Design uart_top, start of the top module:
module uart_top (
	input 		clk,    
	input 		rst_n,
	input 		uart_rx,
	output		uart_tx
);
Size in the first run: roughly 4 I/O pins, about 5500 um2 of cells after synthesis.
Settings: LEC_CHECK=0, CAP_MARGIN=20, CELL_PAD_IN_SITES_DETAIL_PLACEMENT=0, CORE_ASPECT_RATIO=1.18, CORE_MARGIN=2, CORE_UTILIZATION=63, CTS_CLUSTER_DIAMETER=130, CTS_CLUSTER_SIZE=40, GPL_ROUTABILITY_DRIVEN=0, PLACE_DENSITY_LB_ADDON=0.06, SETUP_SLACK_MARGIN=0.27, SLEW_MARGIN=10, TNS_END_PERCENT=20; clock period 6.52 ns.
run.sh (not shown) runs the stock make flow with config.mk's settings and CLKGATE_MAP_FILE=.
Edit:
CORE_ASPECT_RATIO = 0.57   (was 1.18)
CORE_UTILIZATION = 62   (was 63)
CTS_CLUSTER_DIAMETER = 320   (was 130)
GPL_ROUTABILITY_DRIVEN = unset   (was 0)
PLACE_DENSITY_LB_ADDON = unset   (was 0.06)
TNS_END_PERCENT = 80   (was 20)
clock period = 5.91 ns   (was 6.52 ns; I/O delays follow)
Register-to-register slack loses 0.76 ns.
Routed wire length came out higher by 17%.
Synthesized cell count does not change.
Setup slack loses 0.98 ns.
Clock-buffer cell count is unchanged.
Worst hold slack loses 0.0032 ns.
Via count came out higher by 1.7%.
Edit:
CELL_PAD_IN_SITES_DETAIL_PLACEMENT = unset   (was 0)
CORE_ASPECT_RATIO = unset   (was 0.57)
CORE_UTILIZATION = 72   (was 62)
CTS_CLUSTER_DIAMETER = unset   (was 320)
CTS_CLUSTER_SIZE = unset   (was 40)
SETUP_SLACK_MARGIN = unset   (was 0.27)
SLEW_MARGIN = 20   (was 10)
TNS_END_PERCENT = unset   (was 80)
clock period = 10.3 ns   (was 5.91 ns; I/O delays follow)
Outcome: Sequential share of layout area went up by 0.98 points. Synthesized cell count is unchanged. Via count fell by 1.5%. Power decreases by 49%. Utilization rises by 8.8 points. Die area went down by 14%. Routed wire length is lower by 12%. Setup slack gets better by 3.9 ns.

========
uart_top again, from the RTL that the note above started with.
clock: 5.91 ns
lec_check: 0
abc_area: 1
cap_margin: 20
cell_pad_in_sites_detail_placement: 0
core_aspect_ratio: 1.86
core_margin: 2
core_utilization: 56
cts_cluster_diameter: 320
cts_cluster_size: 88
place_density: 0.37
setup_slack_margin: 0.27
slew_margin: 10
tns_end_percent: 15
Rerun with:
==> flow/config.mk (replaced) <==
export PLATFORM = sky130hd
export DESIGN_NAME = uart_top
export DESIGN_NICKNAME = uart_top
export VERILOG_FILES = /design/flow/design.v
export SDC_FILE = /design/flow/constraint.sdc
export NUM_CORES = 4
export LEC_CHECK = 0
export CAP_MARGIN = 20
export CORE_MARGIN = 2
export CORE_UTILIZATION = 72
export SLEW_MARGIN = 20
==> flow/constraint.sdc (replaced) <==
create_clock -name core_clock -period 5.89 [get_ports {clk}]
set_input_delay 1.1780 -clock core_clock [delete_from_list [all_inputs] [get_ports {clk}]]
set_output_delay 1.1780 -clock core_clock [all_outputs]
set_load 0.01 [all_outputs]
After rerunning:
- critical path depth fell by 1
- die area goes down by 28%
- clock power is lower by 26%
- final area is lower by 10%
Rerun with:
--- a/flow/config.mk
+++ b/flow/config.mk
@@ -6,6 +6,9 @@
 export NUM_CORES = 4
 export LEC_CHECK = 0
+export ABC_AREA = 1
 export CAP_MARGIN = 20
 export CORE_MARGIN = 2
 export CORE_UTILIZATION = 72
+export CTS_CLUSTER_DIAMETER = 171
+export CTS_CLUSTER_SIZE = 86
 export SLEW_MARGIN = 20
==> flow/constraint.sdc (replaced) <==
create_clock -name core_clock -period 10.3 [get_ports {clk}]
set_input_delay 2.0600 -clock core_clock [delete_from_list [all_inputs] [get_ports {clk}]]
set_output_delay 2.0600 -clock core_clock [all_outputs]
set_load 0.01 [all_outputs]
After rerunning: Sequential power came out lower by 42%. Utilization came out lower by 1.3 points. Combinational power came out lower by 17%. Final area came out higher by 9.1%. Setup slack improved by 3.0 ns. Die size came out higher by 8.4%. Wire length came out higher by 22%.
Rerun with:
--- a/flow/config.mk
+++ b/flow/config.mk
@@ -6,9 +6,7 @@
 export NUM_CORES = 4
 export LEC_CHECK = 0
-export ABC_AREA = 1
 export CAP_MARGIN = 20
 export CORE_MARGIN = 2
 export CORE_UTILIZATION = 72
-export CTS_CLUSTER_DIAMETER = 171
-export CTS_CLUSTER_SIZE = 86
+export SETUP_SLACK_MARGIN = 0.93
 export SLEW_MARGIN = 20
==> flow/constraint.sdc (replaced) <==
create_clock -name core_clock -period 3.23 [get_ports {clk}]
set_input_delay 0.6460 -clock core_clock [delete_from_list [all_inputs] [get_ports {clk}]]
set_output_delay 0.6460 -clock core_clock [all_outputs]
set_load 0.01 [all_outputs]
Utilization goes up by 2.9 points.
Setup slack degrades by 5.2 ns.
Routed wire length decreases by roughly a tenth.
Sequential power increases to 3.1 times its value.
Worst hold slack got worse by 0.015 ns.
Register-to-register slack gets worse by 6.8 ns.
Sequential share of layout area is higher by 2.8 points.
Area after synthesis is lower by a little under a tenth.
Via count fell by about a fifth.
Cell count fell by about a fifth.
Non-clock buffer count went up by 4.
Rerun with:
--- a/flow/config.mk
+++ b/flow/config.mk
@@ -8,5 +8,4 @@
 export CAP_MARGIN = 20
 export CORE_MARGIN = 2
-export CORE_UTILIZATION = 72
-export SETUP_SLACK_MARGIN = 0.93
+export CORE_UTILIZATION = 40
 export SLEW_MARGIN = 20
==> flow/constraint.sdc (replaced) <==
create_clock -name core_clock -period 20.0 [get_ports {clk}]
set_input_delay 4.0000 -clock core_clock [delete_from_list [all_inputs] [get_ports {clk}]]
set_output_delay 4.0000 -clock core_clock [all_outputs]
set_load 0.01 [all_outputs]
Sequential share of layout area goes down by 0.77 points.
Setup slack improved by 13 ns.
Wire length came out lower by about 3.5%.
Hold slack hardly moves.
Final area goes up by 1.7%.
Die size rises by about 80%.

========
exp/delta:
uart_top again, from the RTL that the note above started with.
export LEC_CHECK = 0
export CAP_MARGIN = 20
export CELL_PAD_IN_SITES_DETAIL_PLACEMENT = 0
export CORE_ASPECT_RATIO = 1.12
export CORE_MARGIN = 2
export CORE_UTILIZATION = 72
export CTS_CLUSTER_DIAMETER = 121
export CTS_CLUSTER_SIZE = 97
export PLACE_DENSITY_LB_ADDON = 0.21
export SETUP_SLACK_MARGIN = 0.92
export SLEW_MARGIN = 40
export TNS_END_PERCENT = 80
create_clock -name core_clock -period 3.12 [get_ports {clk}]
diff inputs: exp/delta => exp/onyx
# exp/delta
export LEC_CHECK = 0
export CAP_MARGIN = 20
export CELL_PAD_IN_SITES_DETAIL_PLACEMENT = 0
export CORE_ASPECT_RATIO = 1.12
export CORE_MARGIN = 2
export CORE_UTILIZATION = 72
export CTS_CLUSTER_DIAMETER = 121
export CTS_CLUSTER_SIZE = 97
export PLACE_DENSITY_LB_ADDON = 0.21
export SETUP_SLACK_MARGIN = 0.92
export SLEW_MARGIN = 40
export TNS_END_PERCENT = 80
create_clock -name core_clock -period 3.12 [get_ports {clk}]
# exp/onyx
export LEC_CHECK = 0
export CAP_MARGIN = 20
export CORE_MARGIN = 2
export CORE_UTILIZATION = 72
export CTS_CLUSTER_DIAMETER = 400
export CTS_CLUSTER_SIZE = 10
export PLACE_DENSITY_LB_ADDON = 0.18
export SETUP_SLACK_MARGIN = 0.92
export SLEW_MARGIN = 35
create_clock -name core_clock -period 3.12 [get_ports {clk}]
### Flow results
exp/onyx finished end to end and its layout was clean on timing, DRC and antenna. Between exp/onyx and exp/delta, the area taken by flip-flops and latches figures differ only marginally. Compared to exp/delta, exp/onyx shows a wider setup margin. Die size essentially unchanged between exp/delta and exp/onyx. Number of standard cells in the final layout excluding fillers for exp/onyx is higher than for exp/delta. Going from exp/delta to exp/onyx, clock share of power shrinks by 0.5 points.
> inputs changed (exp/onyx -> exp/juniper)
# exp/onyx
export LEC_CHECK = 0
export CAP_MARGIN = 20
export CORE_MARGIN = 2
export CORE_UTILIZATION = 72
export CTS_CLUSTER_DIAMETER = 400
export CTS_CLUSTER_SIZE = 10
export PLACE_DENSITY_LB_ADDON = 0.18
export SETUP_SLACK_MARGIN = 0.92
export SLEW_MARGIN = 35
create_clock -name core_clock -period 3.12 [get_ports {clk}]
# exp/juniper
export LEC_CHECK = 0
export CAP_MARGIN = 20
export CORE_MARGIN = 2
export CORE_UTILIZATION = 72
export CTS_CLUSTER_DIAMETER = 104
export CTS_CLUSTER_SIZE = 12
export PLACE_DENSITY_LB_ADDON = 0.15
export SETUP_SLACK_MARGIN = 0.92
export SLEW_MARGIN = 20
create_clock -name core_clock -period 3.12 [get_ports {clk}]
--- outcome ---
Summary — relative contribution of combinational cells to total power, exp/juniper relative to exp/onyx: lower, by 1.4 points. Between exp/onyx and exp/juniper, the flow reports peak supply drop decreasing by a little under 10%. In exp/juniper the final weighted congestion of routability-driven global placement turned out 0.041 lower than in exp/onyx. The final clock period utilization by the worst path reported for exp/juniper is smaller than that of exp/onyx by 0.32 points. exp/juniper vs. exp/onyx: number of setup buffers added after CTS now sits at about the same level; worst setup slack saw an increase; wire length went down; share of total power in sequential cells shrank by 0.7 points; final cell count barely changed. Delta(signed area change from the synthesized netlist to the final layout, exp/juniper - exp/onyx) > 0.
## Diff of input files: exp/cedar against exp/juniper
# exp/juniper
export LEC_CHECK = 0
export CAP_MARGIN = 20
export CORE_MARGIN = 2
export CORE_UTILIZATION = 72
export CTS_CLUSTER_DIAMETER = 104
export CTS_CLUSTER_SIZE = 12
export PLACE_DENSITY_LB_ADDON = 0.15
export SETUP_SLACK_MARGIN = 0.92
export SLEW_MARGIN = 20
create_clock -name core_clock -period 3.12 [get_ports {clk}]
# exp/cedar
export LEC_CHECK = 0
export CAP_MARGIN = 20
export CORE_ASPECT_RATIO = 0.91
export CORE_MARGIN = 2
export CORE_UTILIZATION = 72
export CTS_CLUSTER_DIAMETER = 104
export CTS_CLUSTER_SIZE = 14
export HOLD_SLACK_MARGIN = 0.28
export PLACE_DENSITY_LB_ADDON = 0.15
export SETUP_SLACK_MARGIN = 0.92
export SLEW_MARGIN = 20
create_clock -name core_clock -period 3.12 [get_ports {clk}]
==> results <==
- Summary of exp/cedar over exp/juniper: combinational power up about 5.3%, instance area after placement flat, multi-input combinational area share flat, horizontal die dimension up 4.6%.
- The higher share of power burned in registers came out of exp/juniper.
- Compared with exp/juniper, exp/cedar shows a via count of the first global-routing pass that is 28 lower.
- Any difference in cell area between exp/juniper and exp/cedar is small enough to ignore.
- exp/juniper -> exp/cedar: peak per-stage delay on the critical path flat
- Between exp/cedar and exp/juniper, it is exp/cedar whose power per cell area is higher, by about 2.7%.
Power is estimated from default activity; no workload was simulated.
